**flow/run.sh**
```bash
#!/bin/bash
# the make line also repeats each setting of config.mk as NAME=value (left out here)
make -C /OpenROAD-flow-scripts/flow DESIGN_CONFIG=/design/flow/config.mk WORK_HOME=/design/flow/orfs CLKGATE_MAP_FILE= finish
```
**flow/design.v**
```verilog
module timer_peripheral (
    input wire clk,
    input wire reset_n,
    input wire [15:0] addr,
    input wire [31:0] data_in,
    output reg [31:0] data_out,
    input wire write_enable,
    input wire read_enable,
    output reg interrupt,
    input wire interrupt_ack,
    output wire ready,
    output wire [7:0] timer_count
);
    reg [7:0] count_reg;
    reg [7:0] load_value;
    reg timer_enable;
    reg interrupt_enable;
    reg interrupt_flag;
    reg [15:0] prescaler;
    reg [15:0] prescaler_counter;
    localparam TIMER_COUNT_REG = 16'h0000;   
    localparam TIMER_LOAD_REG  = 16'h0004;   
    localparam TIMER_CTRL_REG  = 16'h0008;   
    localparam TIMER_CLEAR_REG = 16'h000C;   
    localparam TIMER_STATUS_REG = 16'h0010;  
    assign ready = 1'b1;
    assign timer_count = count_reg;
    always @(posedge clk or negedge reset_n) begin
        if (!reset_n) begin
            count_reg <= 8'h0F;            
            load_value <= 8'h0F;
            timer_enable <= 1'b1;          
            interrupt_enable <= 1'b1;      
            interrupt_flag <= 1'b0;
            prescaler <= 16'h00FF;         
            prescaler_counter <= 16'h0000;
            interrupt <= 1'b0;
            data_out <= 32'h00000000;
        end else begin
            if (timer_enable) begin
                if (prescaler_counter >= prescaler) begin
                    prescaler_counter <= 16'h0000;
                    if (count_reg == 8'h00) begin
                        interrupt_flag <= 1'b1;
                        if (interrupt_enable) begin
                            interrupt <= 1'b1;
                        end
                        count_reg <= load_value;  
                    end else begin
                        count_reg <= count_reg - 1'b1;
                    end
                end else begin
                    prescaler_counter <= prescaler_counter + 1'b1;
                end
            end
            if (interrupt_ack) begin
                interrupt <= 1'b0;
                interrupt_flag <= 1'b0;
            end
            if (read_enable) begin
                case (addr)
                    TIMER_COUNT_REG: begin
                        data_out <= {24'h000000, count_reg};
                    end
                    TIMER_LOAD_REG: begin
                        data_out <= {24'h000000, load_value};
                    end
                    TIMER_CTRL_REG: begin
                        data_out <= {30'h00000000, interrupt_enable, timer_enable};
                    end
                    TIMER_STATUS_REG: begin
                        data_out <= {31'h00000000, interrupt_flag};
                    end
                    default: begin
                        data_out <= 32'h00000000;
                    end
                endcase
            end else if (write_enable) begin
                case (addr)
                    TIMER_LOAD_REG: begin
                        load_value <= data_in[7:0];
                    end
                    TIMER_CTRL_REG: begin
                        timer_enable <= data_in[0];
                        interrupt_enable <= data_in[1];
                    end
                    TIMER_CLEAR_REG: begin
                        if (data_in[0]) begin
                            interrupt <= 1'b0;
                            interrupt_flag <= 1'b0;
                        end
                    end
                    default: begin
                    end
                endcase
                data_out <= 32'h00000000;
            end else begin
                data_out <= 32'h00000000;
            end
        end
    end
endmodule
module led_gpio_peripheral (
    input wire clk,
    input wire reset_n,
    input wire [15:0] addr,
    input wire [31:0] data_in,
    output reg [31:0] data_out,
    input wire write_enable,
    input wire read_enable,
    output reg [7:0] led_out,
    output wire ready
);
    reg [7:0] led_data_reg;
    reg [7:0] led_direction_reg;   
    reg [7:0] led_input_reg;       
    localparam LED_DATA_REG = 16'h0000;       
    localparam LED_DIR_REG  = 16'h0004;       
    localparam LED_INPUT_REG = 16'h0008;      
    assign ready = 1'b1;
    always @(posedge clk or negedge reset_n) begin
        if (!reset_n) begin
            led_data_reg <= 8'h00;
            led_direction_reg <= 8'hFF;     
            led_out <= 8'h00;
            data_out <= 32'h00000000;
            led_input_reg <= 8'h00;
        end else begin
            led_out <= led_data_reg & led_direction_reg;
            if (read_enable) begin
                case (addr)
                    LED_DATA_REG: begin
                        data_out <= {24'h000000, led_data_reg};
                    end
                    LED_DIR_REG: begin
                        data_out <= {24'h000000, led_direction_reg};
                    end
                    LED_INPUT_REG: begin
                        data_out <= {24'h000000, led_out};
                    end
                    default: begin
                        data_out <= 32'h00000000;
                    end
                endcase
            end else if (write_enable) begin
                case (addr)
                    LED_DATA_REG: begin
                        led_data_reg <= data_in[7:0];
                    end
                    LED_DIR_REG: begin
                        led_direction_reg <= data_in[7:0];
                    end
                    default: begin
                    end
                endcase
                data_out <= 32'h00000000;
            end else begin
                data_out <= 32'h00000000;
            end
        end
    end
endmodule
module memory_peripheral (
    input wire clk,
    input wire reset_n,
    input wire [15:0] addr,
    input wire [31:0] data_in,
    output reg [31:0] data_out,
    input wire write_enable,
    input wire read_enable,
    output wire ready
);
    reg [31:0] ram_memory [0:63];
    reg [5:0] ram_addr;
    integer i;   
    assign ready = 1'b1;
    always @(*) begin
        ram_addr = addr[7:2];   
    end
    always @(posedge clk or negedge reset_n) begin
        if (!reset_n) begin
            data_out <= 32'h00000000;
            for (i = 0; i < 64; i = i + 1) begin
                ram_memory[i] <= 32'h00000000;
            end
        end else begin
            if (write_enable) begin
                ram_memory[ram_addr] <= data_in;
                data_out <= 32'h00000000;   
            end else if (read_enable) begin
                data_out <= ram_memory[ram_addr];
            end else begin
                data_out <= 32'h00000000;
            end
        end
    end
    wire [31:0] mem_loc_0 = ram_memory[0];
    wire [31:0] mem_loc_1 = ram_memory[1];
    wire [31:0] mem_loc_2 = ram_memory[2];
    wire [31:0] mem_loc_3 = ram_memory[3];
endmodule
module soc_top (
    input wire clk,
    input wire reset_n,
    input wire [31:0] cpu_addr,
    input wire [31:0] cpu_data_out,
    input wire cpu_write_enable,
    input wire cpu_read_enable,
    input wire cpu_interrupt_ack,
    output wire [31:0] cpu_data_in,
    output wire [7:0] led_out,
    output wire timer_interrupt,
    output wire [7:0] timer_count,
    output wire [31:0] ram_data_out,
    output wire [7:0] ram_addr_debug
);
    wire timer_select;
    wire led_select;
    wire ram_select;
    wire [31:0] timer_data_out;
    wire timer_ready;
    wire [31:0] led_data_out;
    wire led_ready;
    wire [31:0] ram_data_out_int;
    wire ram_ready;
    assign timer_select = (cpu_addr[31:16] == 16'h4000);   
    assign led_select   = (cpu_addr[31:16] == 16'h4001);   
    assign ram_select   = (cpu_addr[31:16] == 16'h2000);   
    assign cpu_data_in = timer_select ? timer_data_out :
                        led_select   ? led_data_out :
                        ram_select   ? ram_data_out_int :
                        32'h00000000;
    timer_peripheral timer_inst (
        .clk(clk),
        .reset_n(reset_n),
        .addr(cpu_addr[15:0]),
        .data_in(cpu_data_out),
        .data_out(timer_data_out),
        .write_enable(cpu_write_enable & timer_select),
        .read_enable(cpu_read_enable & timer_select),
        .interrupt(timer_interrupt),
        .interrupt_ack(cpu_interrupt_ack),
        .ready(timer_ready),
        .timer_count(timer_count)
    );
    led_gpio_peripheral led_inst (
        .clk(clk),
        .reset_n(reset_n),
        .addr(cpu_addr[15:0]),
        .data_in(cpu_data_out),
        .data_out(led_data_out),
        .write_enable(cpu_write_enable & led_select),
        .read_enable(cpu_read_enable & led_select),
        .led_out(led_out),
        .ready(led_ready)
    );
    memory_peripheral ram_inst (
        .clk(clk),
        .reset_n(reset_n),
        .addr(cpu_addr[15:0]),
        .data_in(cpu_data_out),
        .data_out(ram_data_out_int),
        .write_enable(cpu_write_enable & ram_select),
        .read_enable(cpu_read_enable & ram_select),
        .ready(ram_ready)
    );
    assign ram_data_out = ram_data_out_int;
    assign ram_addr_debug = cpu_addr[7:0];
endmodule
```
**flow/config.mk**
```make
export PLATFORM = sky130hd
export DESIGN_NAME = soc_top
export DESIGN_NICKNAME = soc_top
export VERILOG_FILES = /design/flow/design.v
export SDC_FILE = /design/flow/constraint.sdc
export NUM_CORES = 4
export LEC_CHECK = 0
export CAP_MARGIN = 20
export CORE_MARGIN = 2
export CORE_UTILIZATION = 72
export CTS_CLUSTER_DIAMETER = 354
export CTS_CLUSTER_SIZE = 14
export PLACE_DENSITY = 0.35
export SETUP_SLACK_MARGIN = 0.86
export SLEW_MARGIN = 20
```
**flow/constraint.sdc**
```tcl
create_clock -name core_clock -period 4.06 [get_ports {clk}]
set_input_delay 0.8120 -clock core_clock [delete_from_list [all_inputs] [get_ports {clk}]]
set_output_delay 0.8120 -clock core_clock [all_outputs]
set_load 0.01 [all_outputs]
```
==> report_table.html, run 1 <==
<!-- implementation run metrics -->
<table>
<tr><th>Metric</th><th>Value</th></tr>
<tr><th colspan="2">Status</th></tr>
<tr><td>Outcome</td><td>failed layout checks</td></tr>
<tr><td>Layout checks that failed</td><td>hold timing</td></tr>
<tr><th colspan="2">Pwr</th></tr>
<tr><td>Sw Share</td><td>around 23%</td></tr>
<tr><td>Group drawing the most power</td><td>sequential cells</td></tr>
<tr><td>Sequential group share of total power</td><td>between 50% and 60%</td></tr>
<tr><td>Share of power burned in the clock network</td><td>between 40% and 50%</td></tr>
<tr><td>Net Sw Power</td><td>~0.0089 W</td></tr>
<tr><td>Static power due to leakage</td><td>approximately 56 nW</td></tr>
<tr><td>Power of the sequential group</td><td>about 0.022 W</td></tr>
<tr><td>Clock Power</td><td>0.0154 W</td></tr>
<tr><td>Int Pwr</td><td>between 0.02 and 0.03 W</td></tr>
<tr><td>IR drop worst, VDD</td><td>about 0.41 mV</td></tr>
<tr><td>Combinational gate power</td><td>0.00148 W</td></tr>
<tr><td>Logic gate share of total power</td><td>3.8%</td></tr>
<tr><td>Total power divided by cell area</td><td>roughly 360 mW/mm²</td></tr>
<tr><th colspan="2">Synthesis</th></tr>
<tr><td>Number of enable-type register cells in the synthesized netlist</td><td>0</td></tr>
<tr><td>Post-synthesis share of cell area spent on full adders, half adders and majority gates</td><td>0.0401%</td></tr>
<tr><td>Instance tally after logic synthesis</td><td>between 6000 and 7000</td></tr>
<tr><td>Net count after synthesis</td><td>between 6000 and 7000</td></tr>
<tr><td>Dominant Register Cell</td><td>dfrtp_1</td></tr>
<tr><td>Mux share</td><td>around 26%</td></tr>
<tr><td>Commonest cells in the netlist</td><td>dfrtp_1 (2138), mux2_1 (1800), a22oi_1 (790), clkbuf_1 (354), mux2_2 (275)</td></tr>
<tr><td>Asr flop ratio synth</td><td>100%</td></tr>
<tr><td>Cells in synth_stat.txt</td><td>between 6000 and 7000</td></tr>
<tr><td>Count of synthesis-stage warnings from yosys</td><td>4</td></tr>
<tr><td>Area share of the largest cell type after synthesis</td><td>a little under three fifths</td></tr>
<tr><td>Synth Area per Inst</td><td>13.6 µm²</td></tr>
<tr><td>Sequential share of the synthesized area</td><td>around 58%</td></tr>
<tr><td>Leading cell type by number of instances after synthesis</td><td>dfrtp_1</td></tr>
<tr><td>Compound-Gate Fraction of Synth Area</td><td>under 10%</td></tr>
<tr><td>Distinct cells, synth</td><td>roughly 65</td></tr>
<tr><td>Largest non-sequential cell family by area</td><td>multiplexers</td></tr>
<tr><td>Register bit total from synthesis</td><td>around 2200</td></tr>
<tr><td>And+or+nand+nor area frac</td><td>4.77%</td></tr>
<tr><td>Cell types occupying the most area after synthesis</td><td>dfrtp_1 (57%), mux2_1 (22%), a22oi_1 (6.3%)</td></tr>
<tr><td>Chip Area, Yosys</td><td>0.0936 mm²</td></tr>
<tr><td>XOR-XNOR Cells, Area Fraction</td><td>0.0374%</td></tr>
<tr><td>Library cell occupying the most area in the post-synthesis netlist</td><td>dfrtp_1</td></tr>
<tr><td>Netlist area before placement</td><td>0.0936 mm²</td></tr>
<tr><th colspan="2">Worst setup path</th></tr>
<tr><td>Path length in cells of the critical path</td><td>11</td></tr>
<tr><td>Worst Path Required</td><td>4.84 ns</td></tr>
<tr><td>Kind of end point of the critical path</td><td>flop</td></tr>
<tr><td>Delay-heaviest family, CP</td><td>simple AND/OR/NAND/NOR gates</td></tr>
<tr><td>Crit path cell chain</td><td>clkdlybuf4s50_1, buf_12, and4bb_2, and2_2, buf_4, a22oi_1, nand4_1, nor4_1, buf_4, a21oi_1, buf_4</td></tr>
<tr><td>Crit-path slowest cell</td><td>and2_2</td></tr>
<tr><td>Stage delay of the slowest cell on the critical path</td><td>0.74 ns</td></tr>
<tr><td>Internal reg-to-reg setup slack</td><td>about 1.7 ns</td></tr>
<tr><td>WP data arrival</td><td>4.15 ns</td></tr>
<tr><td>Startpoint of the most critical setup path</td><td>cpu_addr[3]</td></tr>
<tr><td>Crit Path Max Fanout</td><td>17</td></tr>
<tr><td>Cell occurring most often along the worst timing path</td><td>buf_4</td></tr>
<tr><td>Beginning of the worst register-to-register path</td><td>ram_inst.ram_memory[29][13]</td></tr>
<tr><td>End point of the critical path</td><td>ram_inst.data_out[3]</td></tr>
<tr><td>WS Path Type</td><td>input pin to flop</td></tr>
<tr><td>Number of buffer and inverter instances along the worst setup path</td><td>5</td></tr>
<tr><td>Capture instance of the worst register-to-register path</td><td>ram_inst.data_out[13]</td></tr>
<tr><td>Type of element launching the critical path</td><td>input pin</td></tr>
<tr><td>Reg2reg path depth</td><td>6</td></tr>
<tr><th colspan="2">Cells and area</th></tr>
<tr><td>Area growth from synthesis to layout</td><td>14.3%</td></tr>
<tr><td>Nets@finish</td><td>just over 7000</td></tr>
<tr><td>Fill cell instance count of the final layout</td><td>about 7000</td></tr>
<tr><td>Fin area</td><td>0.107 mm²</td></tr>
<tr><th colspan="2">Clock network</th></tr>
<tr><td>Maximum count of clock buffers along a single path</td><td>3</td></tr>
<tr><td>CTS Root Buffer Type</td><td>clkbuf_16</td></tr>
<tr><td>Clock tree from TritonCTS</td><td>yes</td></tr>
<tr><td>Number of clock sinks</td><td>roughly 2200</td></tr>
<tr><td>Maximum level of the CTS H-tree</td><td>4</td></tr>
<tr><td>Clk Latency, worst-skew pair</td><td>between 0.8 and 0.9 ns</td></tr>
<tr><td>Post-CTS clock slew at the launch and capture registers of the worst setup and hold paths</td><td>about 0.07 ns</td></tr>
<tr><td>Clock buffers created by TritonCTS</td><td>about 170</td></tr>
<tr><td>Hold_buf cts</td><td>0</td></tr>
<tr><th colspan="2">Timing</th></tr>
<tr><td>Achievable Freq</td><td>~300 MHz</td></tr>
<tr><td>Final sum of negative setup slack</td><td>0 ns</td></tr>
<tr><td>Time the final worst path needs with I/O delays and setup</td><td>3.37 ns</td></tr>
<tr><td>Final Hold Slack</td><td>-0.0436 ns</td></tr>
<tr><td>Setup repair after global routing missed its margin</td><td>true</td></tr>
<tr><td>Relative slew margins</td><td>18.5%</td></tr>
<tr><td>Measured slew at the worst slew-check pin</td><td>between 1 and 1.5 ns</td></tr>
<tr><td>Portion of the clock cycle consumed by the worst path in the final layout</td><td>between 80 and 90%</td></tr>
<tr><td>Clk_skew</td><td>between 0.03 and 0.04 ns</td></tr>
<tr><td>Final worst slack</td><td>~0.69 ns</td></tr>
<tr><td>Fin. Hold Viols</td><td>13</td></tr>
<tr><td>Number of failing setup endpoints in the final timing report</td><td>0</td></tr>
<tr><td>Pins Over Slew Limit</td><td>0</td></tr>
<tr><th colspan="2">Detailed routing</th></tr>
<tr><td>Detailed Route Iter0 Violations</td><td>between 10000 and 15000</td></tr>
<tr><td>Residual DRC count</td><td>0</td></tr>
<tr><td>Total Wirelength</td><td>~380 mm</td></tr>
<tr><td>Via density</td><td>between 8 and 9</td></tr>
<tr><td>First-pass detailed-route iteration total</td><td>9</td></tr>
<tr><td>Routed length per instance</td><td>around 43 µm</td></tr>
<tr><td>Count of vias placed by the detailed router</td><td>about 72000</td></tr>
<tr><td>Tally of nets with antenna violations remaining after routing</td><td>0</td></tr>
<tr><th colspan="2">Global route</th></tr>
<tr><td>First-pass GRT wire length</td><td>approximately 530 mm</td></tr>
<tr><td>Initial antenna violation count</td><td>33</td></tr>
<tr><td>Vias in the first global route</td><td>70800</td></tr>
<tr><td>GRT Resource Usage Total</td><td>between 50% and 60%</td></tr>
<tr><td>Remaining global-route overflow</td><td>0</td></tr>
<tr><td>Pin count of the biggest net entering global routing</td><td>140</td></tr>
<tr><th colspan="2">Placement</th></tr>
<tr><td>Pre-CTS setup slack</td><td>-0.286 ns</td></tr>
<tr><td>Cell Area, Placed</td><td>around 0.10 mm²</td></tr>
<tr><td>Routability congestion estimate from global placement</td><td>about 1.0</td></tr>
<tr><td>Half-perimeter wire length after detailed placement</td><td>238 mm</td></tr>
<tr><td>Number of buffers added on ports</td><td>roughly 160</td></tr>
<tr><th colspan="2">Floorplanning</th></tr>
<tr><td>Core Footprint</td><td>0.129 mm²</td></tr>
<tr><td>Floorplan die width</td><td>around 360 µm</td></tr>
<tr><td>Die y size</td><td>between 300 and 400 µm</td></tr>
<tr><td>Row Count</td><td>~130</td></tr>
<tr><td>Number of I/O pins</td><td>between 150 and 200</td></tr>
<tr><td>Initial standard-cell utilization of the core</td><td>72.4%</td></tr>
<tr><td>Total die size</td><td>0.133 mm²</td></tr>
<tr><th colspan="2">Hold path</th></tr>
<tr><td>Class of the worst hold path</td><td>input pin to asynchronous set/reset pin</td></tr>
<tr><th colspan="2">Run</th></tr>
<tr><td>Number of OpenROAD warnings</td><td>roughly 48</td></tr>
<tr><td>Number of violations of the max-capacitance limit</td><td>0</td></tr>
</table>
-- area by class of cell --
class	count	area (µm²)	area share, %
multi-input cells	3991	37200	34.8
diodes	27	67.6	0.0632
clock inverters	7	83.8	0.0784
flip-flops and latches	2156	54000	50.5
well taps	1742	2180	2.04
inverters	13	48.8	0.0456
clock buffers	191	4460	4.17
repair buffers	819	8960	8.37
-- repair_timing --
| item | 4_1_cts | 5_1_grt |
|---|---|---|
| setup buffers | 24 | 8 |
| cloned | 3 | 1 |
| resized | 186 | 66 |
| pin swaps | 14 | 6 |
| setup endpoints to repair | 38 | 65 |
-- per-stage QoR --
stage / cells / util, % / total power (W)
after floorplan: 6860 / - / 0.0223
after global routing: 8920 / 82.7 / 0.0390
after detailed placement: 8685 / 78.7 / 0.0233
after CTS: 8910 / 82.4 / 0.0381
final: 8946 / 82.7 / 0.0383
after global placement: 8684 / 78.7 / 0.0233
-- layer usage --
layer,part of all wire (%),global-route usage [%],vias to the layer above
li1,-,-,26000
met1,33,71.1,36500
met2,39,75.7,7324
met3,18,32.0,2304
met4,10,47.4,31
met5,0.11,0.908,-
==> run 2: changes to the inputs <==
- ABC_AREA: default -> 1
- CORE_UTILIZATION: 72 -> 42
- CTS_CLUSTER_DIAMETER: 354 -> 123
- CTS_CLUSTER_SIZE: 14 -> default
- MIN_ROUTING_LAYER: default -> met1
- PLACE_DENSITY: 0.35 -> default
- PLACE_DENSITY_LB_ADDON: default -> 0.26
- SETUP_SLACK_MARGIN: 0.86 -> 1.39
- clock period: 4.06 -> 4.98 ns (I/O delays scaled with it)
==> run 2 against run 1 <==
  * Now clean on timing, DRC and antenna
  * Die size increased by 77%
  * Register-to-register slack improved by 1.1 ns
  * Critical path depth increased by 1
  * Routed wire length decreased by 11%
  * Critical path type unchanged
  * Largest power group is now the clock network
==> report_table.html, run 2 <==
<!-- implementation run metrics -->
<table>
<tr><th>Metric</th><th>Value</th></tr>
<tr><th colspan="2">Floorplanning</th></tr>
<tr><td>Floorplan die width</td><td>485 µm (was 365 µm)</td></tr>
<tr><td>Die y size</td><td>485 µm (was 365 µm)</td></tr>
<tr><td>Core Footprint</td><td>0.230 mm² (was 0.129 mm²)</td></tr>
<tr><td>Initial standard-cell utilization of the core</td><td>42.3% (was 72.4%)</td></tr>
<tr><td>Total die size</td><td>0.235 mm² (was 0.133 mm²)</td></tr>
<tr><td>Row Count</td><td>176 (was 132)</td></tr>
<tr><td>Number of I/O pins</td><td>158 (unchanged)</td></tr>
<tr><th colspan="2">Clock network</th></tr>
<tr><td>CTS Root Buffer Type</td><td>clkbuf_16 (unchanged)</td></tr>
<tr><td>Clk Latency, worst-skew pair</td><td>0.88 ns (was 0.86 ns)</td></tr>
<tr><td>Clock tree from TritonCTS</td><td>yes (unchanged)</td></tr>
<tr><td>Post-CTS clock slew at the launch and capture registers of the worst setup and hold paths</td><td>0.06 ns (was 0.07 ns)</td></tr>
<tr><td>Clock buffers created by TritonCTS</td><td>223 (was 171)</td></tr>
<tr><td>Maximum count of clock buffers along a single path</td><td>3 (unchanged)</td></tr>
<tr><td>Number of clock sinks</td><td>2156 (unchanged)</td></tr>
<tr><td>Maximum level of the CTS H-tree</td><td>4 (unchanged)</td></tr>
<tr><th colspan="2">Detailed routing</th></tr>
<tr><td>Tally of nets with antenna violations remaining after routing</td><td>0 (unchanged)</td></tr>
<tr><td>Via density</td><td>5.72 (was 8.07)</td></tr>
<tr><td>Detailed Route Iter0 Violations</td><td>10700 (was 13100)</td></tr>
<tr><td>Routed length per instance</td><td>22.9 µm (was 42.9 µm)</td></tr>
<tr><td>First-pass detailed-route iteration total</td><td>8 (was 9)</td></tr>
<tr><td>Residual DRC count</td><td>0 (unchanged)</td></tr>
<tr><td>Total Wirelength</td><td>340 mm (was 384 mm)</td></tr>
<tr><td>Count of vias placed by the detailed router</td><td>84900 (was 72200)</td></tr>
<tr><th colspan="2">Pwr</th></tr>
<tr><td>Net Sw Power</td><td>0.00868 W (was 0.00887 W)</td></tr>
<tr><td>Total power divided by cell area</td><td>335 mW/mm² (was 358 mW/mm²)</td></tr>
<tr><td>Sw Share</td><td>23.5% (was 23.1%)</td></tr>
<tr><td>Logic gate share of total power</td><td>4.3% (was 3.8%)</td></tr>
<tr><td>Static power due to leakage</td><td>53.4 nW (was 55.7 nW)</td></tr>
<tr><td>IR drop worst, VDD</td><td>0.273 mV (was 0.409 mV)</td></tr>
<tr><td>Power of the sequential group</td><td>0.0175 W (was 0.0215 W)</td></tr>
<tr><td>Int Pwr</td><td>0.0283 W (was 0.0295 W)</td></tr>
<tr><td>Group drawing the most power</td><td>the clock network (was sequential cells)</td></tr>
<tr><td>Clock Power</td><td>0.0178 W (was 0.0154 W)</td></tr>
<tr><td>Share of power burned in the clock network</td><td>48.3% (was 40.1%)</td></tr>
<tr><td>Combinational gate power</td><td>0.00159 W (was 0.00148 W)</td></tr>
<tr><td>Final Total Pwr</td><td>0.0369 W (was 0.0383 W)</td></tr>
<tr><td>Sequential group share of total power</td><td>47.4% (was 56.0%)</td></tr>
<tr><th colspan="2">Timing</th></tr>
<tr><td>Number of failing setup endpoints in the final timing report</td><td>0 (unchanged)</td></tr>
<tr><td>Portion of the clock cycle consumed by the worst path in the final layout</td><td>73.3% (was 83.0%)</td></tr>
<tr><td>Setup repair after global routing missed its margin</td><td>true (unchanged)</td></tr>
<tr><td>Fin. Hold Viols</td><td>0 (was 13)</td></tr>
<tr><td>Time the final worst path needs with I/O delays and setup</td><td>~3.7 ns</td></tr>
<tr><td>Measured slew at the worst slew-check pin</td><td>1.16 ns (was 1.22 ns)</td></tr>
<tr><td>Achievable Freq</td><td>about 270 MHz</td></tr>
<tr><td>Pins Over Slew Limit</td><td>0 (unchanged)</td></tr>
<tr><td>Final sum of negative setup slack</td><td>0 ns (unchanged)</td></tr>
<tr><td>Relative slew margins</td><td>21.8% (was 18.5%)</td></tr>
<tr><td>Clk_skew</td><td>0.0347 ns (was 0.0335 ns)</td></tr>
<tr><th colspan="2">Synthesis</th></tr>
<tr><td>Largest non-sequential cell family by area</td><td>simple AND/OR/NAND/NOR gates (was multiplexers)</td></tr>
<tr><td>Instance tally after logic synthesis</td><td>12000 (was 6860)</td></tr>
<tr><td>Chip Area, Yosys</td><td>0.0972 mm² (was 0.0936 mm²)</td></tr>
<tr><td>Number of enable-type register cells in the synthesized netlist</td><td>0 (unchanged)</td></tr>
<tr><td>Count of synthesis-stage warnings from yosys</td><td>4 (unchanged)</td></tr>
<tr><td>Mux share</td><td>0% (was 25.6%)</td></tr>
<tr><td>Dominant Register Cell</td><td>dfrtp_1 (unchanged)</td></tr>
<tr><td>Register bit total from synthesis</td><td>2156 (unchanged)</td></tr>
<tr><td>Synth Area per Inst</td><td>8.13 µm² (was 13.6 µm²)</td></tr>
<tr><td>XOR-XNOR Cells, Area Fraction</td><td>0.0361% (was 0.0374%)</td></tr>
<tr><td>Cells in synth_stat.txt</td><td>12000 (was 6860)</td></tr>
<tr><td>And+or+nand+nor area frac</td><td>28.1% (was 4.77%)</td></tr>
<tr><td>Library cell occupying the most area in the post-synthesis netlist</td><td>dfrtp_1 (unchanged)</td></tr>
<tr><td>Compound-Gate Fraction of Synth Area</td><td>11.2% (was 8.58%)</td></tr>
<tr><td>Netlist area before placement</td><td>0.0972 mm² (was 0.0936 mm²)</td></tr>
<tr><td>Sequential share of the synthesized area</td><td>55.6% (was 57.7%)</td></tr>
<tr><td>Net count after synthesis</td><td>12000 (was 6932)</td></tr>
<tr><td>Leading cell type by number of instances after synthesis</td><td>nand2_1 (was dfrtp_1)</td></tr>
<tr><td>Asr flop ratio synth</td><td>100% (unchanged)</td></tr>
<tr><td>Commonest cells in the netlist</td><td>nand2_1 (3818), dfrtp_1 (2138), o21ai_0 (1573), nand3_1 (1515), nor2_1 (806) (was dfrtp_1 (2138), mux2_1 (1800), a22oi_1 (790), clkbuf_1 (354), mux2_2 (275))</td></tr>
<tr><td>Cell types occupying the most area after synthesis</td><td>dfrtp_1 (55%), nand2_1 (15%), o21ai_0 (8.1%) (was dfrtp_1 (57%), mux2_1 (22%), a22oi_1 (6.3%))</td></tr>
<tr><td>Post-synthesis share of cell area spent on full adders, half adders and majority gates</td><td>0.0386% (was 0.0401%)</td></tr>
<tr><td>Distinct cells, synth</td><td>44 (was 65)</td></tr>
<tr><td>Area share of the largest cell type after synthesis</td><td>55.1% (was 57.2%)</td></tr>
<tr><th colspan="2">Global route</th></tr>
<tr><td>Initial antenna violation count</td><td>10 (was 33)</td></tr>
<tr><td>Vias in the first global route</td><td>81200 (was 70800)</td></tr>
<tr><td>First-pass GRT wire length</td><td>519 mm (was 534 mm)</td></tr>
<tr><td>Remaining global-route overflow</td><td>0 (unchanged)</td></tr>
<tr><td>GRT Resource Usage Total</td><td>28.6% (was 58.4%)</td></tr>
<tr><td>Pin count of the biggest net entering global routing</td><td>168 (was 140)</td></tr>
<tr><th colspan="2">Hold path</th></tr>
<tr><td>Launch instance of the worst min-delay path</td><td>timer_inst.prescaler_counter[7]</td></tr>
<tr><td>Hold EP</td><td>timer_inst.prescaler_counter[7]</td></tr>
<tr><td>Number of cells on the worst hold path</td><td>1</td></tr>
<tr><td>Class of the worst hold path</td><td>flop to flop (was input pin to asynchronous set/reset pin)</td></tr>
<tr><th colspan="2">Worst setup path</th></tr>
<tr><td>Reg2reg path depth</td><td>8 (was 6)</td></tr>
<tr><td>WP data arrival</td><td>4.36 ns (was 4.15 ns)</td></tr>
<tr><td>End point of the critical path</td><td>ram_inst.data_out[18] (was ram_inst.data_out[3])</td></tr>
<tr><td>Type of element launching the critical path</td><td>input pin (unchanged)</td></tr>
<tr><td>Cell occurring most often along the worst timing path</td><td>nand2_1 (was buf_4)</td></tr>
<tr><td>Delay-heaviest family, CP</td><td>simple AND/OR/NAND/NOR gates (unchanged)</td></tr>
<tr><td>Startpoint of the most critical setup path</td><td>cpu_addr[5] (was cpu_addr[3])</td></tr>
<tr><td>Capture instance of the worst register-to-register path</td><td>timer_inst.count_reg[3] (was ram_inst.data_out[13])</td></tr>
<tr><td>Crit-path slowest cell</td><td>clkdlybuf4s50_1 (was and2_2)</td></tr>
<tr><td>WS Path Type</td><td>input pin to flop (unchanged)</td></tr>
<tr><td>Crit path cell chain</td><td>clkdlybuf4s50_1, nand2_1, inv_4, buf_12, nand4_1, nand2_1, nor2_1, nand2_1, nor2_1, nand2_1, nor2_1, a21oi_1 (was clkdlybuf4s50_1, buf_12, and4bb_2, and2_2, buf_4, a22oi_1, nand4_1, nor4_1, buf_4, a21oi_1, buf_4)</td></tr>
<tr><td>Crit Path Max Fanout</td><td>44 (was 17)</td></tr>
<tr><td>Internal reg-to-reg setup slack</td><td>2.80 ns (was 1.71 ns)</td></tr>
<tr><td>Stage delay of the slowest cell on the critical path</td><td>0.64 ns (was 0.74 ns)</td></tr>
<tr><td>Beginning of the worst register-to-register path</td><td>timer_inst.count_reg[0] (was ram_inst.ram_memory[29][13])</td></tr>
<tr><td>Number of buffer and inverter instances along the worst setup path</td><td>3 (was 5)</td></tr>
<tr><td>Worst Path Required</td><td>5.69 ns (was 4.84 ns)</td></tr>
<tr><td>Path length in cells of the critical path</td><td>12 (was 11)</td></tr>
<tr><td>Kind of end point of the critical path</td><td>flop (unchanged)</td></tr>
<tr><th colspan="2">Cells and area</th></tr>
<tr><td>Seq. cell area</td><td>0.0540 mm² (unchanged)</td></tr>
<tr><td>Area growth from synthesis to layout</td><td>13.4% (was 14.3%)</td></tr>
<tr><td>Fill cell instance count of the final layout</td><td>22000 (was 7042)</td></tr>
<tr><td>Nets@finish</td><td>11700 (was 7224)</td></tr>
<tr><td>Area used by multi-input combinational logic</td><td>0.0386 mm² (was 0.0372 mm²)</td></tr>
<tr><th colspan="2">Run</th></tr>
<tr><td>Number of violations of the max-capacitance limit</td><td>0 (unchanged)</td></tr>
<tr><td>Number of OpenROAD warnings</td><td>70 (was 48)</td></tr>
<tr><th colspan="2">Status</th></tr>
<tr><td>Outcome</td><td>finished clean (was failed layout checks)</td></tr>
<tr><th colspan="2">Placement</th></tr>
<tr><td>Number of buffers added on ports</td><td>157 (unchanged)</td></tr>
<tr><td>Half-perimeter wire length after detailed placement</td><td>200 mm (was 238 mm)</td></tr>
<tr><td>Routability congestion estimate from global placement</td><td>0.876 (was 1.01)</td></tr>
</table>
==> run 2: metal layers <==
layer  global-route usage (%)  vias up  wire length, µm
met2                     44.8     3831           154000
li1                         -    38700                -
met5                        0        -               43
met1                     39.6    41700           143000
met4                     12.2        6            15800
met3                     4.47      664            27700
==> run 2: area by class of cell <==
class	count	share of cell area, %
Antenna cell	6	0.0136
Clock buffer	336	6.17
Multi-Input combinational cell	8600	35.1
Timing Repair Buffer	485	4.79
Clock inverter	74	0.963
Tap cell	3026	3.44
Inverter	156	0.552
Sequential cell	2156	49.0
==> run 2: through the flow <==
| step | hold WS [ns] | cells | cell area [µm²] | util, % | setup slack (ns) |
|---|---|---|---|---|---|
| 2_1_floorplan | 0.434 | 12000 | 97200 | - | 1.72 |
| 3_3_place_gp | 0.458 | 14400 | 102000 | 44.3 | 0.327 |
| 3_5_place_dp | 0.468 | 14400 | 102000 | 44.3 | 0.289 |
| 4_1_cts | 0.477 | 14800 | 110000 | 47.8 | 1.29 |
| 5_1_grt | 0.496 | 14800 | 110000 | 47.9 | 1.33 |
| 6_report | 0.478 | 14800 | 110000 | 47.9 | 1.33 |
==> run 2: timing repair <==
action / 4_1_cts / 5_1_grt
hold endpoints to repair: 6 / 0
gates cloned: 0 / 0
pin swaps: 8 / 6
hold buffers: 1 / 0
gates resized: 96 / 25
buffers inserted: 21 / 16
setup endpoints to repair: 46 / 48
==> run 3: changes to the inputs <==
- CORE_UTILIZATION: 42 -> 49
- CTS_CLUSTER_DIAMETER: 123 -> default
- MIN_ROUTING_LAYER: met1 -> default
- PLACE_DENSITY_LB_ADDON: 0.26 -> default
- SETUP_SLACK_MARGIN: 1.39 -> default
- clock period: 4.98 -> 10.0 ns (I/O delays scaled with it)
==> run 3 against run 2 <==
  * Still clean
  * Power down 51%
  * Worst setup slack better by 1.8 ns
  * Synthesized cell count unchanged
  * Sequential cell count stayed put
  * Register-to-register slack improved by 4.8 ns
  * Clock skew fell by 0.0033 ns
  * Routed wire length down 5.7%
  * Clock power fell by 51%
  * Count of clock-buffer cells in the layout is 7 higher
  * Global-route usage increased by 3.0 points
  * Utilization is 6.3 points higher
  * First-iteration DRC count decreased by 6.6%
  * Critical endpoint is now cpu_data_in[6]
  * Highest routed layer is now met4
==> report_table.html, run 3 <==
<!-- implementation run metrics -->
<table>
<tr><th>Metric</th><th>Value</th></tr>
<tr><th colspan="2">Timing</th></tr>
<tr><td>Relative slew margins</td><td>28.4% (was 21.8%)</td></tr>
<tr><td>Pins Over Slew Limit</td><td>0 (unchanged)</td></tr>
<tr><td>Time the final worst path needs with I/O delays and setup</td><td>about 7 ns</td></tr>
<tr><td>Clk_skew</td><td>0.0314 ns (was 0.0347 ns)</td></tr>
<tr><td>Portion of the clock cycle consumed by the worst path in the final layout</td><td>68.4% (was 73.3%)</td></tr>
<tr><td>Fin. Hold Viols</td><td>0 (unchanged)</td></tr>
<tr><td>Final sum of negative setup slack</td><td>0 ns (unchanged)</td></tr>
<tr><td>Final worst slack</td><td>3.16 ns (was 1.33 ns)</td></tr>
<tr><td>Setup repair after global routing missed its margin</td><td>false (was true)</td></tr>
<tr><td>Number of failing setup endpoints in the final timing report</td><td>0 (unchanged)</td></tr>
<tr><td>Measured slew at the worst slew-check pin</td><td>1.07 ns (was 1.16 ns)</td></tr>
<tr><td>Achievable Freq</td><td>between 100 and 150 MHz</td></tr>
<tr><th colspan="2">Synthesis</th></tr>
<tr><td>Compound-Gate Fraction of Synth Area</td><td>11.2% (unchanged)</td></tr>
<tr><td>Instance tally after logic synthesis</td><td>12000 (unchanged)</td></tr>
<tr><td>Number of enable-type register cells in the synthesized netlist</td><td>0 (unchanged)</td></tr>
<tr><td>Sequential share of the synthesized area</td><td>55.6% (unchanged)</td></tr>
<tr><td>Cells in synth_stat.txt</td><td>12000 (unchanged)</td></tr>
<tr><td>Largest non-sequential cell family by area</td><td>simple AND/OR/NAND/NOR gates (unchanged)</td></tr>
<tr><td>Count of synthesis-stage warnings from yosys</td><td>4 (unchanged)</td></tr>
<tr><td>And+or+nand+nor area frac</td><td>28.1% (unchanged)</td></tr>
<tr><td>Leading cell type by number of instances after synthesis</td><td>nand2_1 (unchanged)</td></tr>
<tr><td>Distinct cells, synth</td><td>44 (unchanged)</td></tr>
<tr><td>Cell types occupying the most area after synthesis</td><td>dfrtp_1 (55%), nand2_1 (15%), o21ai_0 (8.1%) (unchanged)</td></tr>
<tr><td>Mux share</td><td>0% (unchanged)</td></tr>
<tr><td>Library cell occupying the most area in the post-synthesis netlist</td><td>dfrtp_1 (unchanged)</td></tr>
<tr><td>Asr flop ratio synth</td><td>100% (unchanged)</td></tr>
<tr><td>Commonest cells in the netlist</td><td>nand2_1 (3818), dfrtp_1 (2138), o21ai_0 (1573), nand3_1 (1515), nor2_1 (806) (unchanged)</td></tr>
<tr><td>Synth Area per Inst</td><td>8.13 µm² (unchanged)</td></tr>
<tr><td>Chip Area, Yosys</td><td>0.0972 mm² (unchanged)</td></tr>
<tr><td>Register bit total from synthesis</td><td>2156 (unchanged)</td></tr>
<tr><td>Post-synthesis share of cell area spent on full adders, half adders and majority gates</td><td>0.0386% (unchanged)</td></tr>
<tr><td>Netlist area before placement</td><td>0.0972 mm² (unchanged)</td></tr>
<tr><td>Net count after synthesis</td><td>12000 (unchanged)</td></tr>
<tr><td>XOR-XNOR Cells, Area Fraction</td><td>0.0361% (unchanged)</td></tr>
<tr><td>Area share of the largest cell type after synthesis</td><td>55.1% (unchanged)</td></tr>
<tr><td>Dominant Register Cell</td><td>dfrtp_1 (unchanged)</td></tr>
<tr><th colspan="2">Placement</th></tr>
<tr><td>Half-perimeter wire length after detailed placement</td><td>168 mm (was 200 mm)</td></tr>
<tr><td>Number of buffers added on ports</td><td>157 (unchanged)</td></tr>
<tr><td>Routability congestion estimate from global placement</td><td>0.840 (was 0.876)</td></tr>
<tr><td>Total placed cells including tap cells</td><td>13800 (was 14400)</td></tr>
<tr><td>Pre-CTS setup slack</td><td>3.10 ns (was 0.289 ns)</td></tr>
<tr><th colspan="2">Worst setup path</th></tr>
<tr><td>WS Path Type</td><td>input pin to output pin (was input pin to flop)</td></tr>
<tr><td>Path length in cells of the critical path</td><td>8 (was 12)</td></tr>
<tr><td>Cell occurring most often along the worst timing path</td><td>clkdlybuf4s50_1 (was nand2_1)</td></tr>
<tr><td>End point of the critical path</td><td>cpu_data_in[6] (was ram_inst.data_out[18])</td></tr>
<tr><td>Worst Path Required</td><td>8.00 ns (was 5.69 ns)</td></tr>
<tr><td>Stage delay of the slowest cell on the critical path</td><td>0.57 ns (was 0.64 ns)</td></tr>
<tr><td>WP data arrival</td><td>4.84 ns (was 4.36 ns)</td></tr>
<tr><td>Startpoint of the most critical setup path</td><td>cpu_addr[19] (was cpu_addr[5])</td></tr>
<tr><td>Reg2reg path depth</td><td>8 (unchanged)</td></tr>
<tr><td>Crit Path Max Fanout</td><td>27 (was 44)</td></tr>
<tr><td>Capture instance of the worst register-to-register path</td><td>ram_inst.data_out[17] (was timer_inst.count_reg[3])</td></tr>
<tr><td>Beginning of the worst register-to-register path</td><td>ram_inst.ram_memory[52][17] (was timer_inst.count_reg[0])</td></tr>
<tr><td>Internal reg-to-reg setup slack</td><td>7.55 ns (was 2.80 ns)</td></tr>
<tr><td>Kind of end point of the critical path</td><td>output pin (was flop)</td></tr>
<tr><td>Crit-path slowest cell</td><td>nor4_4 (was clkdlybuf4s50_1)</td></tr>
<tr><td>Crit path cell chain</td><td>clkdlybuf4s50_1, or2_1, nor4_4, nand2_4, inv_1, nand2_1, nand3_1, clkdlybuf4s50_1 (was clkdlybuf4s50_1, nand2_1, inv_4, buf_12, nand4_1, nand2_1, nor2_1, nand2_1, nor2_1, nand2_1, nor2_1, a21oi_1)</td></tr>
<tr><td>Delay-heaviest family, CP</td><td>simple AND/OR/NAND/NOR gates (unchanged)</td></tr>
<tr><td>Number of buffer and inverter instances along the worst setup path</td><td>3 (unchanged)</td></tr>
<tr><td>Type of element launching the critical path</td><td>input pin (unchanged)</td></tr>
<tr><th colspan="2">Cells and area</th></tr>
<tr><td>Share of the core filled with cells</td><td>54.2% (was 47.9%)</td></tr>
<tr><td>Nets@finish</td><td>11500 (was 11700)</td></tr>
<tr><td>Seq. cell area</td><td>0.0540 mm² (unchanged)</td></tr>
<tr><td>Area used by multi-input combinational logic</td><td>0.0385 mm² (was 0.0386 mm²)</td></tr>
<tr><td>Area growth from synthesis to layout</td><td>10.1% (was 13.4%)</td></tr>
<tr><td>Count of placed standard cells in the final layout, fillers left out</td><td>14300 (was 14800)</td></tr>
<tr><td>Fill cell instance count of the final layout</td><td>18300 (was 22000)</td></tr>
<tr><th colspan="2">Global route</th></tr>
<tr><td>First-pass GRT wire length</td><td>491 mm (was 519 mm)</td></tr>
<tr><td>Pin count of the biggest net entering global routing</td><td>170 (was 168)</td></tr>
<tr><td>Vias in the first global route</td><td>77700 (was 81200)</td></tr>
<tr><td>Remaining global-route overflow</td><td>0 (unchanged)</td></tr>
<tr><td>GRT Resource Usage Total</td><td>31.6% (was 28.6%)</td></tr>
<tr><td>Initial antenna violation count</td><td>8 (was 10)</td></tr>
<tr><th colspan="2">Pwr</th></tr>
<tr><td>Static power due to leakage</td><td>51.9 nW (was 53.4 nW)</td></tr>
<tr><td>Total power divided by cell area</td><td>169 mW/mm² (was 335 mW/mm²)</td></tr>
<tr><td>Int Pwr</td><td>0.0139 W (was 0.0283 W)</td></tr>
<tr><td>Share of power burned in the clock network</td><td>47.8% (was 48.3%)</td></tr>
<tr><td>Final Total Pwr</td><td>0.0181 W (was 0.0369 W)</td></tr>
<tr><td>Clock Power</td><td>0.00866 W (was 0.0178 W)</td></tr>
<tr><td>Logic gate share of total power</td><td>4.1% (was 4.3%)</td></tr>
<tr><td>Power of the sequential group</td><td>0.00873 W (was 0.0175 W)</td></tr>
<tr><td>Combinational gate power</td><td>0.000735 W (was 0.00159 W)</td></tr>
<tr><td>Sw Share</td><td>23.5% (about the same)</td></tr>
<tr><td>Group drawing the most power</td><td>sequential cells (was the clock network)</td></tr>
<tr><td>IR drop worst, VDD</td><td>0.190 mV (was 0.273 mV)</td></tr>
<tr><td>Sequential group share of total power</td><td>48.2% (was 47.4%)</td></tr>
<tr><td>Net Sw Power</td><td>0.00426 W (was 0.00868 W)</td></tr>
<tr><th colspan="2">Clock network</th></tr>
<tr><td>Maximum count of clock buffers along a single path</td><td>3 (unchanged)</td></tr>
<tr><td>Clk Latency, worst-skew pair</td><td>0.89 ns (was 0.88 ns)</td></tr>
<tr><td>CTS Root Buffer Type</td><td>clkbuf_16 (unchanged)</td></tr>
<tr><td>Number of buffers inserted by post-CTS setup repair</td><td>0 (was 21)</td></tr>
<tr><td>Number of clock sinks</td><td>2156 (unchanged)</td></tr>
<tr><td>Clock tree from TritonCTS</td><td>yes (unchanged)</td></tr>
<tr><td>Post-CTS clock slew at the launch and capture registers of the worst setup and hold paths</td><td>0.06 ns (about the same)</td></tr>
<tr><td>Hold_buf cts</td><td>0 (was 1)</td></tr>
<tr><td>Post_cts resized</td><td>0 (was 96)</td></tr>
<tr><td>Maximum level of the CTS H-tree</td><td>4 (unchanged)</td></tr>
<tr><td>Clock buffers created by TritonCTS</td><td>226 (was 223)</td></tr>
<tr><th colspan="2">Floorplanning</th></tr>
<tr><td>Initial standard-cell utilization of the core</td><td>49.3% (was 42.3%)</td></tr>
<tr><td>Core Footprint</td><td>0.197 mm² (was 0.230 mm²)</td></tr>
<tr><td>Die y size</td><td>449 µm (was 485 µm)</td></tr>
<tr><td>Total die size</td><td>0.202 mm² (was 0.235 mm²)</td></tr>
<tr><td>Floorplan die width</td><td>449 µm (was 485 µm)</td></tr>
<tr><td>Number of I/O pins</td><td>158 (unchanged)</td></tr>
<tr><td>Row Count</td><td>163 (was 176)</td></tr>
<tr><th colspan="2">Run</th></tr>
<tr><td>Number of violations of the max-capacitance limit</td><td>0 (unchanged)</td></tr>
<tr><td>Number of OpenROAD warnings</td><td>94 (was 70)</td></tr>
<tr><th colspan="2">Detailed routing</th></tr>
<tr><td>Count of vias placed by the detailed router</td><td>82500 (was 84900)</td></tr>
<tr><td>First-pass detailed-route iteration total</td><td>8 (unchanged)</td></tr>
<tr><td>Detailed Route Iter0 Violations</td><td>9962 (was 10700)</td></tr>
<tr><td>Tally of nets with antenna violations remaining after routing</td><td>0 (unchanged)</td></tr>
<tr><td>Residual DRC count</td><td>0 (unchanged)</td></tr>
<tr><td>Total Wirelength</td><td>321 mm (was 340 mm)</td></tr>
<tr><td>Via density</td><td>5.79 (was 5.72)</td></tr>
<tr><td>Routed length per instance</td><td>22.5 µm (was 22.9 µm)</td></tr>
<tr><th colspan="2">Hold path</th></tr>
<tr><td>Number of cells on the worst hold path</td><td>2 (was 1)</td></tr>
<tr><td>Class of the worst hold path</td><td>flop to flop (unchanged)</td></tr>
<tr><td>Launch instance of the worst min-delay path</td><td>ram_inst.ram_memory[0][1] (was timer_inst.prescaler_counter[7])</td></tr>
<tr><td>Hold EP</td><td>ram_inst.ram_memory[0][1] (was timer_inst.prescaler_counter[7])</td></tr>
<tr><th colspan="2">Status</th></tr>
<tr><td>Outcome</td><td>finished clean (unchanged)</td></tr>
</table>
-- run 3: per-stage QoR --
stage | area (µm²) | hold WS [ns]
finish | 107000 | 0.480
global route | 107000 | 0.497
CTS | 107000 | 0.483
detailed placement | 99300 | 0.468
global placement | 99200 | 0.459
floorplan | 97200 | 0.434
-- run 3: cell type report --
class	count	share of cell area [%]
clock inverter	72	0.763
multi-input combinational	8600	36.0
clock buffer	343	6.37
timing repair buffer	283	2.73
sequential	2156	50.5
antenna	6	0.0140
tap	2640	3.09
inverter	156	0.565
-- run 3: metal layers --
metal | vias to the layer above | GRT usage, % | part of all wire, %
met5 | - | 0 | 0
met2 | 3240 | 48.6 | 45
li1 | 38300 | - | -
met3 | 526 | 4.77 | 7.6
met1 | 40500 | 44.5 | 43
met4 | 0 | 13.7 | 4.5
==> run 4: changes to the inputs <==
- ABC_AREA: 1 -> default
- CELL_PAD_IN_SITES_GLOBAL_PLACEMENT: default -> 0
- CORE_MARGIN: 2 -> 7
- CORE_UTILIZATION: 49 -> 50
- CTS_CLUSTER_SIZE: default -> 61
- GPL_ROUTABILITY_DRIVEN: default -> 0
- HOLD_SLACK_MARGIN: default -> 0.0
- MAX_ROUTING_LAYER: default -> met5
- MIN_ROUTING_LAYER: default -> met1
- PLACE_DENSITY_LB_ADDON: default -> 0.1
- SETUP_SLACK_MARGIN: default -> 1.82
- TNS_END_PERCENT: default -> 90
- clock period: 10.0 -> 8.27 ns (I/O delays scaled with it)
==> run 4 against run 3 <==
  * Combinational power fell by 14%
  * Critical path depth did not move
  * Critical endpoint is now cpu_data_in[4]
  * Non-clock buffer count rose by 97
  * Synthesized cell count fell by 43%
  * Utilization rose by 2.5 points
  * Power rose by 20%
  * Worst setup slack got worse by 1.1 ns
  * Largest cell class unchanged
  * Hold slack barely moved
==> report_table.html, run 4 <==
<!-- implementation run metrics -->
<table>
<tr><th>Metric</th><th>Value</th></tr>
<tr><th colspan="2">Synthesis</th></tr>
<tr><td>Instance tally after logic synthesis</td><td>6860 (was 12000)</td></tr>
<tr><td>Cells in synth_stat.txt</td><td>6860 (was 12000)</td></tr>
<tr><td>Asr flop ratio synth</td><td>100% (unchanged)</td></tr>
<tr><td>Number of enable-type register cells in the synthesized netlist</td><td>0 (unchanged)</td></tr>
<tr><td>Cell types occupying the most area after synthesis</td><td>dfrtp_1 (57%), mux2_1 (22%), a22oi_1 (6.3%) (was dfrtp_1 (55%), nand2_1 (15%), o21ai_0 (8.1%))</td></tr>
<tr><td>Net count after synthesis</td><td>6932 (was 12000)</td></tr>
<tr><td>Largest non-sequential cell family by area</td><td>multiplexers (was simple AND/OR/NAND/NOR gates)</td></tr>
<tr><td>And+or+nand+nor area frac</td><td>4.77% (was 28.1%)</td></tr>
<tr><td>Count of synthesis-stage warnings from yosys</td><td>4 (unchanged)</td></tr>
<tr><td>Chip Area, Yosys</td><td>0.0936 mm² (was 0.0972 mm²)</td></tr>
<tr><td>Post-synthesis share of cell area spent on full adders, half adders and majority gates</td><td>0.0401% (was 0.0386%)</td></tr>
<tr><td>Leading cell type by number of instances after synthesis</td><td>dfrtp_1 (was nand2_1)</td></tr>
<tr><td>Area share of the largest cell type after synthesis</td><td>57.2% (was 55.1%)</td></tr>
<tr><td>Commonest cells in the netlist</td><td>dfrtp_1 (2138), mux2_1 (1800), a22oi_1 (790), clkbuf_1 (354), mux2_2 (275) (was nand2_1 (3818), dfrtp_1 (2138), o21ai_0 (1573), nand3_1 (1515), nor2_1 (806))</td></tr>
<tr><td>Compound-Gate Fraction of Synth Area</td><td>8.58% (was 11.2%)</td></tr>
<tr><td>XOR-XNOR Cells, Area Fraction</td><td>0.0374% (was 0.0361%)</td></tr>
<tr><td>Library cell occupying the most area in the post-synthesis netlist</td><td>dfrtp_1 (unchanged)</td></tr>
<tr><td>Synth Area per Inst</td><td>13.6 µm² (was 8.13 µm²)</td></tr>
<tr><td>Netlist area before placement</td><td>0.0936 mm² (was 0.0972 mm²)</td></tr>
<tr><td>Dominant Register Cell</td><td>dfrtp_1 (unchanged)</td></tr>
<tr><td>Mux share</td><td>25.6% (was 0%)</td></tr>
<tr><td>Register bit total from synthesis</td><td>2156 (unchanged)</td></tr>
<tr><td>Sequential share of the synthesized area</td><td>57.7% (was 55.6%)</td></tr>
<tr><td>Distinct cells, synth</td><td>65 (was 44)</td></tr>
<tr><th colspan="2">Timing</th></tr>
<tr><td>Portion of the clock cycle consumed by the worst path in the final layout</td><td>74.8% (was 68.4%)</td></tr>
<tr><td>Number of failing setup endpoints in the final timing report</td><td>0 (unchanged)</td></tr>
<tr><td>Final sum of negative setup slack</td><td>0 ns (unchanged)</td></tr>
<tr><td>Relative slew margins</td><td>17.1% (was 28.4%)</td></tr>
<tr><td>Measured slew at the worst slew-check pin</td><td>1.24 ns (was 1.07 ns)</td></tr>
<tr><td>Fin. Hold Viols</td><td>0 (unchanged)</td></tr>
<tr><td>Time the final worst path needs with I/O delays and setup</td><td>6.19 ns</td></tr>
<tr><td>Setup repair after global routing missed its margin</td><td>false (unchanged)</td></tr>
<tr><td>Clk_skew</td><td>0.0305 ns (was 0.0314 ns)</td></tr>
<tr><td>Pins Over Slew Limit</td><td>0 (unchanged)</td></tr>
<tr><td>Achievable Freq</td><td>~160 MHz</td></tr>
<tr><th colspan="2">Pwr</th></tr>
<tr><td>Sequential group share of total power</td><td>48.5% (was 48.2%)</td></tr>
<tr><td>Static power due to leakage</td><td>54.7 nW (was 51.9 nW)</td></tr>
<tr><td>Int Pwr</td><td>0.0168 W (was 0.0139 W)</td></tr>
<tr><td>Combinational gate power</td><td>0.000629 W (was 0.000735 W)</td></tr>
<tr><td>Sw Share</td><td>22.8% (was 23.5%)</td></tr>
<tr><td>Logic gate share of total power</td><td>2.9% (was 4.1%)</td></tr>
<tr><td>Share of power burned in the clock network</td><td>48.6% (was 47.8%)</td></tr>
<tr><td>IR drop worst, VDD</td><td>0.176 mV (was 0.190 mV)</td></tr>
<tr><td>Clock Power</td><td>0.0106 W (was 0.00866 W)</td></tr>
<tr><td>Power of the sequential group</td><td>0.0105 W (was 0.00873 W)</td></tr>
<tr><td>Group drawing the most power</td><td>the clock network (was sequential cells)</td></tr>
<tr><td>Total power divided by cell area</td><td>206 mW/mm² (was 169 mW/mm²)</td></tr>
<tr><td>Net Sw Power</td><td>0.00496 W (was 0.00426 W)</td></tr>
<tr><th colspan="2">Worst setup path</th></tr>
<tr><td>Path length in cells of the critical path</td><td>8 (unchanged)</td></tr>
<tr><td>Number of buffer and inverter instances along the worst setup path</td><td>4 (was 3)</td></tr>
<tr><td>Stage delay of the slowest cell on the critical path</td><td>0.65 ns (was 0.57 ns)</td></tr>
<tr><td>Crit Path Max Fanout</td><td>33 (was 27)</td></tr>
<tr><td>Internal reg-to-reg setup slack</td><td>5.55 ns (was 7.55 ns)</td></tr>
<tr><td>Crit path cell chain</td><td>clkdlybuf4s50_1, nor4_1, nand4b_1, nor4_4, buf_4, a222oi_1, inv_1, clkdlybuf4s50_1 (was clkdlybuf4s50_1, or2_1, nor4_4, nand2_4, inv_1, nand2_1, nand3_1, clkdlybuf4s50_1)</td></tr>
<tr><td>Worst Path Required</td><td>6.62 ns (was 8.00 ns)</td></tr>
<tr><td>Capture instance of the worst register-to-register path</td><td>ram_inst.data_out[28] (was ram_inst.data_out[17])</td></tr>
<tr><td>Startpoint of the most critical setup path</td><td>cpu_addr[22] (was cpu_addr[19])</td></tr>
<tr><td>Crit-path slowest cell</td><td>buf_4 (was nor4_4)</td></tr>
<tr><td>WS Path Type</td><td>input pin to output pin (unchanged)</td></tr>
<tr><td>Reg2reg path depth</td><td>5 (was 8)</td></tr>
<tr><td>Cell occurring most often along the worst timing path</td><td>clkdlybuf4s50_1 (unchanged)</td></tr>
<tr><td>Beginning of the worst register-to-register path</td><td>ram_inst.ram_memory[38][28] (was ram_inst.ram_memory[52][17])</td></tr>
<tr><td>Type of element launching the critical path</td><td>input pin (unchanged)</td></tr>
<tr><td>Kind of end point of the critical path</td><td>output pin (unchanged)</td></tr>
<tr><td>End point of the critical path</td><td>cpu_data_in[4] (was cpu_data_in[6])</td></tr>
<tr><td>WP data arrival</td><td>4.53 ns (was 4.84 ns)</td></tr>
<tr><td>Delay-heaviest family, CP</td><td>buffers and inverters (was simple AND/OR/NAND/NOR gates)</td></tr>
<tr><th colspan="2">Clock network</th></tr>
<tr><td>Number of buffers inserted by post-CTS setup repair</td><td>0 (unchanged)</td></tr>
<tr><td>Post_cts resized</td><td>0 (unchanged)</td></tr>
<tr><td>Clk Latency, worst-skew pair</td><td>0.88 ns (was 0.89 ns)</td></tr>
<tr><td>Maximum level of the CTS H-tree</td><td>4 (unchanged)</td></tr>
<tr><td>Number of clock sinks</td><td>2156 (unchanged)</td></tr>
<tr><td>Post-CTS clock slew at the launch and capture registers of the worst setup and hold paths</td><td>0.06 ns (about the same)</td></tr>
<tr><td>Maximum count of clock buffers along a single path</td><td>3 (unchanged)</td></tr>
<tr><td>CTS Root Buffer Type</td><td>clkbuf_16 (unchanged)</td></tr>
<tr><td>Clock tree from TritonCTS</td><td>yes (unchanged)</td></tr>
<tr><td>Hold_buf cts</td><td>0 (unchanged)</td></tr>
<tr><td>Clock buffers created by TritonCTS</td><td>223 (was 226)</td></tr>
<tr><th colspan="2">Global route</th></tr>
<tr><td>Pin count of the biggest net entering global routing</td><td>174 (was 170)</td></tr>
<tr><td>Remaining global-route overflow</td><td>0 (unchanged)</td></tr>
<tr><td>First-pass GRT wire length</td><td>539 mm (was 491 mm)</td></tr>
<tr><td>Initial antenna violation count</td><td>24 (was 8)</td></tr>
<tr><td>GRT Resource Usage Total</td><td>38.4% (was 31.6%)</td></tr>
<tr><td>Vias in the first global route</td><td>65300 (was 77700)</td></tr>
<tr><th colspan="2">Hold path</th></tr>
<tr><td>Launch instance of the worst min-delay path</td><td>timer_inst.load_value[0] (was ram_inst.ram_memory[0][1])</td></tr>
<tr><td>Class of the worst hold path</td><td>flop to flop (unchanged)</td></tr>
<tr><td>Number of cells on the worst hold path</td><td>2 (unchanged)</td></tr>
<tr><td>Hold EP</td><td>timer_inst.count_reg[0] (was ram_inst.ram_memory[0][1])</td></tr>
<tr><th colspan="2">Cells and area</th></tr>
<tr><td>Nets@finish</td><td>6837 (was 11500)</td></tr>
<tr><td>Share of the core filled with cells</td><td>56.8% (was 54.2%)</td></tr>
<tr><td>Area growth from synthesis to layout</td><td>12.6% (was 10.1%)</td></tr>
<tr><td>Fill cell instance count of the final layout</td><td>15100 (was 18300)</td></tr>
<tr><th colspan="2">Detailed routing</th></tr>
<tr><td>First-pass detailed-route iteration total</td><td>6 (was 8)</td></tr>
<tr><td>Count of vias placed by the detailed router</td><td>66600 (was 82500)</td></tr>
<tr><td>Routed length per instance</td><td>41.2 µm (was 22.5 µm)</td></tr>
<tr><td>Tally of nets with antenna violations remaining after routing</td><td>0 (unchanged)</td></tr>
<tr><td>Total Wirelength</td><td>389 mm (was 321 mm)</td></tr>
<tr><td>Detailed Route Iter0 Violations</td><td>9311 (was 9962)</td></tr>
<tr><td>Via density</td><td>7.05 (was 5.79)</td></tr>
<tr><td>Residual DRC count</td><td>0 (unchanged)</td></tr>
<tr><th colspan="2">Run</th></tr>
<tr><td>Number of violations of the max-capacitance limit</td><td>0 (unchanged)</td></tr>
<tr><td>Number of OpenROAD warnings</td><td>59 (was 94)</td></tr>
<tr><th colspan="2">Floorplanning</th></tr>
<tr><td>Initial standard-cell utilization of the core</td><td>50.4% (was 49.3%)</td></tr>
<tr><td>Number of I/O pins</td><td>158 (unchanged)</td></tr>
<tr><td>Row Count</td><td>158 (was 163)</td></tr>
<tr><td>Total die size</td><td>0.200 mm² (was 0.202 mm²)</td></tr>
<tr><td>Die y size</td><td>447 µm (was 449 µm)</td></tr>
<tr><td>Core Footprint</td><td>0.186 mm² (was 0.197 mm²)</td></tr>
<tr><td>Floorplan die width</td><td>447 µm (was 449 µm)</td></tr>
<tr><th colspan="2">Placement</th></tr>
<tr><td>Number of buffers added on ports</td><td>157 (unchanged)</td></tr>
<tr><td>Half-perimeter wire length after detailed placement</td><td>218 mm (was 168 mm)</td></tr>
<tr><th colspan="2">Status</th></tr>
<tr><td>Outcome</td><td>finished clean (unchanged)</td></tr>
</table>
[run 4: area by class of cell]
class | instances | area, µm² | area share [%]
Clock buffer | 340 | 6700 | 6.36
Tap cell | 2480 | 3100 | 2.94
Sequential cell | 2156 | 54000 | 51.2
Antenna cell | 17 | 42.5 | 0.0404
Timing Repair Buffer | 380 | 3310 | 3.14
Multi-Input combinational cell | 3991 | 37200 | 35.3
Clock inverter | 77 | 972 | 0.923
Inverter | 13 | 48.8 | 0.0463
[run 4: layer usage]
metal	vias up	global-route usage [%]	part of all wire, %
met5	-	0.433	0.032
met2	4430	56.3	43
met4	4	21.3	6.6
met3	1201	10.9	11
li1	25300	-	-
met1	35600	51.5	39
[run 4: per-stage QoR]
stage	setup slack, ns	hold WS, ns	total power, W	area, µm²	cells
detailed placement	2.00	0.473	0.0114	97600	9019
global route	1.86	0.489	0.0222	105000	9438
CTS	1.99	0.482	0.0218	105000	9436
finish	2.08	0.479	0.0218	105000	9454
floorplan	3.61	0.456	0.0109	93600	6860
global placement	1.99	0.465	0.0114	97600	9019
==> run 5: changes to the inputs <==
- CELL_PAD_IN_SITES_GLOBAL_PLACEMENT: 0 -> default
- CORE_MARGIN: 7 -> 2
- CORE_UTILIZATION: 50 -> 66
- CTS_CLUSTER_SIZE: 61 -> default
- GPL_ROUTABILITY_DRIVEN: 0 -> default
- HOLD_SLACK_MARGIN: 0.0 -> default
- MAX_ROUTING_LAYER: met5 -> default
- MIN_ROUTING_LAYER: met1 -> default
- PLACE_DENSITY_LB_ADDON: 0.1 -> default
- SETUP_SLACK_MARGIN: 1.82 -> default
- TNS_END_PERCENT: 90 -> default
- clock period: 8.27 -> 4.58 ns (I/O delays scaled with it)
==> run 5 against run 4 <==
  * Largest power group is now sequential cells
  * Still clean
  * Sequential share of layout area decreased by 0.96 points
  * Synthesized cell count unchanged
  * Routed wire length is 3.3% lower
  * Cell count shrank 3.5%
  * Power rose by 75%
  * Clock power is 69% higher
  * Register-to-register slack worse by 3.8 ns
  * Clock skew decreased by 0.0099 ns
  * Largest cell class unchanged
==> report_table.html, run 5 <==
<!-- implementation run metrics -->
<table>
<tr><th>Metric</th><th>Value</th></tr>
<tr><th colspan="2">Status</th></tr>
<tr><td>Outcome</td><td>finished clean (unchanged)</td></tr>
<tr><th colspan="2">Cells and area</th></tr>
<tr><td>Nets@finish</td><td>7101 (was 6837)</td></tr>
<tr><td>Fill cell instance count of the final layout</td><td>9066 (was 15100)</td></tr>
<tr><th colspan="2">Worst setup path</th></tr>
<tr><td>Capture instance of the worst register-to-register path</td><td>ram_inst.data_out[28] (unchanged)</td></tr>
<tr><td>Delay-heaviest family, CP</td><td>buffers and inverters (unchanged)</td></tr>
<tr><td>Stage delay of the slowest cell on the critical path</td><td>0.53 ns (was 0.65 ns)</td></tr>
<tr><td>Startpoint of the most critical setup path</td><td>cpu_addr[17] (was cpu_addr[22])</td></tr>
<tr><td>End point of the critical path</td><td>cpu_data_in[6] (was cpu_data_in[4])</td></tr>
<tr><td>Cell occurring most often along the worst timing path</td><td>clkdlybuf4s50_1 (unchanged)</td></tr>
<tr><td>WS Path Type</td><td>input pin to output pin (unchanged)</td></tr>
<tr><td>Type of element launching the critical path</td><td>input pin (unchanged)</td></tr>
<tr><th colspan="2">Synthesis</th></tr>
<tr><td>Largest non-sequential cell family by area</td><td>multiplexers (unchanged)</td></tr>
<tr><td>Library cell occupying the most area in the post-synthesis netlist</td><td>dfrtp_1 (unchanged)</td></tr>
<tr><td>Sequential share of the synthesized area</td><td>57.7% (unchanged)</td></tr>
<tr><td>Mux share</td><td>25.6% (unchanged)</td></tr>
<tr><td>XOR-XNOR Cells, Area Fraction</td><td>0.0374% (unchanged)</td></tr>
<tr><td>Post-synthesis share of cell area spent on full adders, half adders and majority gates</td><td>0.0401% (unchanged)</td></tr>
<tr><td>Number of enable-type register cells in the synthesized netlist</td><td>0 (unchanged)</td></tr>
<tr><td>Leading cell type by number of instances after synthesis</td><td>dfrtp_1 (unchanged)</td></tr>
<tr><td>Instance tally after logic synthesis</td><td>6860 (unchanged)</td></tr>
<tr><td>Netlist area before placement</td><td>0.0936 mm² (unchanged)</td></tr>
<tr><th colspan="2">Global route</th></tr>
<tr><td>Remaining global-route overflow</td><td>0 (unchanged)</td></tr>
<tr><td>Vias in the first global route</td><td>68400 (was 65300)</td></tr>
<tr><td>GRT Resource Usage Total</td><td>51.9% (was 38.4%)</td></tr>
<tr><th colspan="2">Detailed routing</th></tr>
<tr><td>Detailed Route Iter0 Violations</td><td>10900 (was 9311)</td></tr>
<tr><td>Residual DRC count</td><td>0 (unchanged)</td></tr>
<tr><th colspan="2">Hold path</th></tr>
<tr><td>Class of the worst hold path</td><td>input pin to asynchronous set/reset pin (was flop to flop)</td></tr>
<tr><th colspan="2">Pwr</th></tr>
<tr><td>Static power due to leakage</td><td>55.8 nW (was 54.7 nW)</td></tr>
<tr><td>Sw Share</td><td>22.6% (was 22.8%)</td></tr>
<tr><td>Share of power burned in the clock network</td><td>46.8% (was 48.6%)</td></tr>
<tr><td>Sequential group share of total power</td><td>49.9% (was 48.5%)</td></tr>
<tr><td>Total power divided by cell area</td><td>355 mW/mm² (was 206 mW/mm²)</td></tr>
<tr><th colspan="2">Clock network</th></tr>
<tr><td>Clock buffers created by TritonCTS</td><td>213 (was 223)</td></tr>
<tr><td>Clock tree from TritonCTS</td><td>yes (unchanged)</td></tr>
<tr><td>Post_cts resized</td><td>0 (unchanged)</td></tr>
<tr><td>CTS Root Buffer Type</td><td>clkbuf_16 (unchanged)</td></tr>
<tr><td>Hold_buf cts</td><td>0 (unchanged)</td></tr>
<tr><td>Number of buffers inserted by post-CTS setup repair</td><td>0 (unchanged)</td></tr>
<tr><td>Clk Latency, worst-skew pair</td><td>0.86 ns (was 0.88 ns)</td></tr>
<tr><td>Post-CTS clock slew at the launch and capture registers of the worst setup and hold paths</td><td>0.06 ns (about the same)</td></tr>
<tr><th colspan="2">Timing</th></tr>
<tr><td>Final worst slack</td><td>0.343 ns (was 2.08 ns)</td></tr>
<tr><td>Portion of the clock cycle consumed by the worst path in the final layout</td><td>92.5% (was 74.8%)</td></tr>
<tr><td>Measured slew at the worst slew-check pin</td><td>1.15 ns (was 1.24 ns)</td></tr>
<tr><td>Achievable Freq</td><td>around 240 MHz</td></tr>
<tr><td>Fin. Hold Viols</td><td>0 (unchanged)</td></tr>
<tr><td>Number of failing setup endpoints in the final timing report</td><td>0 (unchanged)</td></tr>
<tr><th colspan="2">Placement</th></tr>
<tr><td>Pre-CTS setup slack</td><td>-0.165 ns (was 2.00 ns)</td></tr>
<tr><td>Routability congestion estimate from global placement</td><td>roughly 0.98</td></tr>
<tr><th colspan="2">Floorplanning</th></tr>
<tr><td>Total die size</td><td>0.145 mm² (was 0.200 mm²)</td></tr>
</table>
## run 5: stage by stage
step	instances	hold WS, ns	setup TNS (ns)	power (W)	area (µm²)
CTS	9096	0.126	0	0.0380	107000
global route	9097	0.143	0	0.0389	107000
detailed placement	8703	0.473	-0.222	0.0206	100000
global placement	8702	0.464	-1.53	0.0206	100000
finish	9122	0.0889	0	0.0381	107000
floorplan	6860	0.456	0	0.0197	93600
## run 5: cell type report
type | count | area, µm² | share of cell area [%]
Clock buffer | 337 | 6490 | 6.04
Timing Repair Buffer | 654 | 6760 | 6.30
Sequential cell | 2156 | 54000 | 50.3
Inverter | 13 | 48.8 | 0.0454
Tap cell | 1890 | 2360 | 2.20
Clock inverter | 56 | 608 | 0.566
Antenna cell | 25 | 62.6 | 0.0583
Multi-Input combinational cell | 3991 | 37100 | 34.5
## run 5: per-layer routing
| layer | GRT usage, % | part of all wire, % | wire length (µm) |
|---|---|---|---|
| met5 | 0.0331 | 0.030 | 113 |
| met4 | 36.4 | 8.7 | 32700 |
| met3 | 20.8 | 15 | 55400 |
| met2 | 71.2 | 41 | 155000 |
| met1 | 67.5 | 35 | 133000 |
No activity file was given, so power comes from the tool's default toggle rates.
